Setup of juniper:
Design cordic_2taylor, start of the top module:
module cordic_2taylor (
input clk,
input reset,
input signed [15:0] ang,
input signed [15:0] xin,
input signed [15:0] yin,
output signed [15:0] Xout,
output signed [15:0] Yout);
Size in the first run: ~4,100 cells after synthesis, ~180 flip-flops, ~82 I/O pins, ~0.032 sq mm of cells after synthesis.
clock: 9.09 ns
lec_check: 0
cap_margin: 20
core_margin: 2
core_utilization: 72
cts_cluster_diameter: 264
max_routing_layer: met4
place_density: 0.66
setup_slack_margin: 1.5
slew_margin: 20
run.sh (not shown) runs the stock make flow with config.mk's settings and CLKGATE_MAP_FILE=.
As the logs show, juniper stopped at 5_1_grt after a tool error, so it never reached the end of the flow.
Inputs modified between juniper and zinc:
diff --git a/flow/config.mk b/flow/config.mk
--- a/flow/config.mk
+++ b/flow/config.mk
@@ -10,2 +10,2 @@
-export CORE_UTILIZATION = 72
-export CTS_CLUSTER_DIAMETER = 264
+export CORE_UTILIZATION = 40
+export GPL_ROUTABILITY_DRIVEN = 0
@@ -13,2 +12,0 @@
-export PLACE_DENSITY = 0.66
-export SETUP_SLACK_MARGIN = 1.5
==> flow/constraint.sdc <==
create_clock -name core_clock -period 10.0 [get_ports {clk}]
set_input_delay 2.0000 -clock core_clock [delete_from_list [all_inputs] [get_ports {clk}]]
set_output_delay 2.0000 -clock core_clock [all_outputs]
set_load 0.01 [all_outputs]
--- outcome ---
Between zinc and juniper, half-perimeter wire length of the detailed placement result is higher for juniper, zinc comes in under that. zinc completed; timing, DRC and antenna clean. Count of placed standard cells including taps came out higher on zinc than on juniper. juniper → zinc: die size now larger, area after synthesis comparable, instance area after placement comparable.
> inputs changed (zinc -> yarrow)
diff --git a/flow/config.mk b/flow/config.mk
--- a/flow/config.mk
+++ b/flow/config.mk
@@ -7,0 +8 @@
+export ABC_AREA = 1
@@ -9 +10,2 @@
-export CORE_MARGIN = 2
+export CELL_PAD_IN_SITES_DETAIL_PLACEMENT = 2
+export CORE_MARGIN = 3
@@ -12,0 +15 @@
+export MIN_ROUTING_LAYER = met2
@@ -13,0 +17 @@
+export TNS_END_PERCENT = 60
Results
For yarrow, the flow was terminated by a tool error in 5_1_grt and produced no final design. zinc → yarrow: Yosys chip area decreased by about 2.5% relative to the old numbers, count of instances resized after the clock tree is built higher, AND-OR/OR-AND share of the synthesized area decreased 7.8 points, estimated wirelength of the detail-placed design went up.
Input changes introduced in tundra (baseline for comparison: yarrow):
==> flow/config.mk <==
export PLATFORM = sky130hd
export DESIGN_NAME = cordic_2taylor
export DESIGN_NICKNAME = cordic_2taylor
export VERILOG_FILES = /design/flow/design.v
export SDC_FILE = /design/flow/constraint.sdc
export NUM_CORES = 4
export LEC_CHECK = 0
export CAP_MARGIN = 20
export CORE_MARGIN = 2
export CORE_UTILIZATION = 68
export SLEW_MARGIN = 20
==> flow/constraint.sdc <==
create_clock -name core_clock -period 7.82 [get_ports {clk}]
set_input_delay 1.5640 -clock core_clock [delete_from_list [all_inputs] [get_ports {clk}]]
set_output_delay 1.5640 -clock core_clock [all_outputs]
set_load 0.01 [all_outputs]
Results
Of yarrow and tundra, only yarrow never reached the final stage. | tundra | all stages done | FAIL | setup timing |. The higher total placed instance area of tundra and yarrow is in tundra. Compared with yarrow, in tundra synthesized instance count lost 8.9%; proportion of synthesized area in mux cells picked up an extra 1.4 points; post-CTS setup buffer count picked up an extra 50; net count after synthesis lost 405; area share of fa/ha/maj cells after synthesis lost 0.63 points. Relative to yarrow, count of unique library cells instantiated by Yosys has increased by 42 in tundra. Comparing tundra and yarrow, the higher total number of placement rows is on yarrow. From yarrow to tundra the numbers moved as follows: post-synthesis chip area from yosys went up, sequential share of the synthesized area went down.
Edits applied to the flow inputs when going from tundra to onyx:
diff --git a/flow/config.mk b/flow/config.mk
--- a/flow/config.mk
+++ b/flow/config.mk
@@ -10 +10,3 @@
-export CORE_UTILIZATION = 68
+export CORE_UTILIZATION = 66
+export MAX_ROUTING_LAYER = met4
+export SETUP_SLACK_MARGIN = 1.5
==> flow/constraint.sdc <==
create_clock -name core_clock -period 9.5 [get_ports {clk}]
set_input_delay 1.9000 -clock core_clock [delete_from_list [all_inputs] [get_ports {clk}]]
set_output_delay 1.9000 -clock core_clock [all_outputs]
set_load 0.01 [all_outputs]
Results
onyx finished all stages; the layout is clean. Delta (onyx minus tundra): worst setup slack grew by 2280 ps, critical path's largest stage delay lower, core utilization saw a decrease. Compared to tundra, onyx has number of buffers and inverters on the critical path 8 higher. Fill cell instance count of the final layout grows by more than a quarter when moving from tundra to onyx. Worst slack on hold paths delta (onyx − tundra): unfavourable.
## Diff of input files: pepper against onyx
diff --git a/flow/config.mk b/flow/config.mk
--- a/flow/config.mk
+++ b/flow/config.mk
@@ -10,3 +10 @@
-export CORE_UTILIZATION = 66
-export MAX_ROUTING_LAYER = met4
-export SETUP_SLACK_MARGIN = 1.5
+export CORE_UTILIZATION = 40
==> flow/constraint.sdc <==
create_clock -name core_clock -period 9.78 [get_ports {clk}]
set_input_delay 1.9560 -clock core_clock [delete_from_list [all_inputs] [get_ports {clk}]]
set_output_delay 1.9560 -clock core_clock [all_outputs]
set_load 0.01 [all_outputs]
Results
Cmp pepper vs onyx: placer's final routability congestion estimate lower in pepper
Going from onyx to pepper, number of vias after detailed routing shrank by a few percent.
Per the comparison of pepper with onyx, area growth from synthesis to layout went down; cell count rose by 7.9%.
Design area (lower): pepper
The run showing the greater worst hold slack is onyx.


== v58 ==
Starting RTL as in the previous note.
Design cordic_2taylor, start of the top module:
module cordic_2taylor (
input clk,
input reset,
input signed [15:0] ang,
input signed [15:0] xin,
input signed [15:0] yin,
output signed [15:0] Xout,
output signed [15:0] Yout);
Settings: LEC_CHECK=0, ABC_AREA=1, CAP_MARGIN=30, CELL_PAD_IN_SITES_GLOBAL_PLACEMENT=3, CORE_ASPECT_RATIO=0.53, CORE_MARGIN=7, CORE_UTILIZATION=42, CTS_CLUSTER_DIAMETER=21, CTS_CLUSTER_SIZE=91, GPL_ROUTABILITY_DRIVEN=1, GPL_TIMING_DRIVEN=0, MAX_ROUTING_LAYER=met4, MIN_ROUTING_LAYER=met2, PLACE_DENSITY_LB_ADDON=0.23, SETUP_SLACK_MARGIN=0.72, SLEW_MARGIN=40; clock period 14.8 ns.
v58: FLW-0024 in global placement without I/O (3_1_place_gp_skip_io) -> run aborted
Edits applied to the flow inputs when going from v58 to v51:
- changing CORE_MARGIN from 7 to 2
- removing SETUP_SLACK_MARGIN (formerly 0.72)
- changing CAP_MARGIN from 30 to 20
- removing CORE_ASPECT_RATIO (formerly 0.53)
- removing CELL_PAD_IN_SITES_GLOBAL_PLACEMENT (formerly 3)
- removing GPL_TIMING_DRIVEN (formerly 0)
- removing ABC_AREA (formerly 1)
- changing SLEW_MARGIN from 40 to 20
- removing MIN_ROUTING_LAYER (formerly met2)
- removing CTS_CLUSTER_DIAMETER (formerly 21)
- changing CORE_UTILIZATION from 42 to 66
- removing GPL_ROUTABILITY_DRIVEN (formerly 1)
- removing PLACE_DENSITY_LB_ADDON (formerly 0.23)
- removing MAX_ROUTING_LAYER (formerly met4)
- removing CTS_CLUSTER_SIZE (formerly 91)
- changing the clock period (ns, I/O delays scaled along) from 14.8 to 8.24
Findings:
Complete run, failing final checks: v51, reason negative setup slack. From v58 to v51 the numbers moved as follows: number of placement rows went up by 9; vertical die size went up by 12 um; simple-gate area share of the yosys netlist went down by 1.8 points. Relative to v58, the yosys cell count measured on v51 has decreased by a little under 10%. Lower share of synthesized area occupied by flip-flops and latches was reported by v51, not v58. Die size went down by more than a quarter going from v58 to v51.
The following lists how v23 was set up differently from v51:
- CTS_CLUSTER_DIAMETER newly set to 103
- SETUP_SLACK_MARGIN newly set to 2.33
- CORE_UTILIZATION changed from 66 to 69
Notes after the runs:
Run status, v23: aborted in global routing (5_1_grt), error GRT-0232. Compared with v51, in v23 summed instance area of the synthesized netlist closely matched the old numbers, post-placement setup slack lower, count of buffers added by post-CTS timing repair for setup +about 40%, area of the synthesized netlist per yosys stat stayed essentially flat.
Inputs modified between v23 and v38:
- removing SETUP_SLACK_MARGIN (formerly 2.33)
- changing CORE_UTILIZATION from 69 to 18
- removing CTS_CLUSTER_DIAMETER (formerly 103)
- changing the clock period (ns, I/O delays scaled along) from 8.24 to 9.78
- In v38 the number of rows created at floorplan turned out about 100% higher than in v23.
- v23 and v38 ended up with roughly the same compound-gate portion of the synthesized area.
- Die area (v23 / v38): 0.27
- Compared with v23, in v38 number of sinks handled by clock tree synthesis has remained practically unchanged, post-DP HPWL has increased, number of setup buffers added after CTS has decreased.
- Summary of v38 and v23: one run falls short of a clean finish, namely v23.
- Number of placed instances with taps included, v38 vs v23: up by more than a quarter
Changes in v48 relative to v38:
- PLACE_DENSITY newly set to 0.67
- SETUP_SLACK_MARGIN newly set to -0.49
- CORE_UTILIZATION changed from 18 to 72
- the clock period (ns, I/O delays scaled along) changed from 9.78 to 8.35
==> comparison <==
Complete run, failing final checks: v48, reason negative setup slack. v48 ends up with lower hold slack than v38 does. Of v48 and v38, it is v48 that has the higher floorplan utilization. Delta (v48 minus v38): met2 routed wirelength saw an increase; number of stages on the worst setup path saw an increase; critical path data required time saw a decrease.


Setup of try-ember:
Starting RTL as in the previous note.
clock: 8.24 ns
lec_check: 0
cap_margin: 20
core_margin: 2
core_utilization: 72
cts_cluster_diameter: 103
place_density_lb_addon: 0.07
setup_slack_margin: 2.41
slew_margin: 20
Status: try-ember FAILED at global routing (tool error)
## Diff of input files: try-harbor against try-ember
- changing SETUP_SLACK_MARGIN from 2.41 to -0.63
- removing PLACE_DENSITY_LB_ADDON (formerly 0.07)
- changing CAP_MARGIN from 20 to 0
try-harbor finished all stages; however, its layout fails the closing checks, the failures being negative setup slack.
Delta (try-harbor minus try-ember): last weighted congestion value of the routability-driven placer increased 0.022, post-placement cell count saw a decrease, total CTS buffers barely changed, core utilization before placement did not really move, number of buffers inserted by hold repair at cts about even.
Comparing try-ember against try-harbor, there is no change at all in synthesis area per yosys.
Compared with try-ember, in try-harbor area after synthesis has remained practically unchanged, worst slack at placement has increased.
diff inputs: try-harbor => try-garnet
- an added PLACE_DENSITY of 0.65
- a deleted CTS_CLUSTER_DIAMETER that had been 103
- a change of SETUP_SLACK_MARGIN from -0.63 to -0.71
- a change of CAP_MARGIN from 0 to 20
- a change of the clock period (ns, I/O delays scaled along) from 8.24 to 7.15
Total core area across try-garnet and try-harbor: no real change.
Number of buffers created by CTS: try-harbor vs try-garnet identical
Sort try-garnet and try-harbor by detailed placement HPWL asc -> top: try-harbor
As far as area of the mapped netlist goes, try-garnet and try-harbor are indistinguishable; the numbers are identical.
Diff try-garnet..try-harbor | overall die area | unchanged
try-harbor → try-garnet: global placer's final weighted congestion shows a reduction of about 2.3%, post-CTS resize count moved up, count of buffers inserted at the top-level ports saw little to no change, number of post-CTS setup repair buffers now larger, count of placed standard cells including taps went up by 1.5%.
try-garnet: aborted in global routing (tool error)
--- input diff try-garnet..try-umber ---
- clearing SETUP_SLACK_MARGIN, which used to be -0.71
- swapping 20 for 0 in CAP_MARGIN
- clearing PLACE_DENSITY, which used to be 0.65
- putting CTS_CLUSTER_DIAMETER at 88 where nothing was set
- swapping 7.15 for 8.35 in the clock period (ns, I/O delays scaled along)
Results
- Not one of try-umber and try-garnet finished clean.
- FAIL try-garnet @ global routing: tool exited with error
- Going from try-garnet to try-umber, area of placed instances shrinks by about 1.1%.
- Diff try-garnet -> try-umber: post-placement cell count now smaller, weighted congestion reported at the end of routability-driven placement fell about 1%.
- Re clock buffer count from CTS: no difference whatsoever between try-umber and try-garnet.
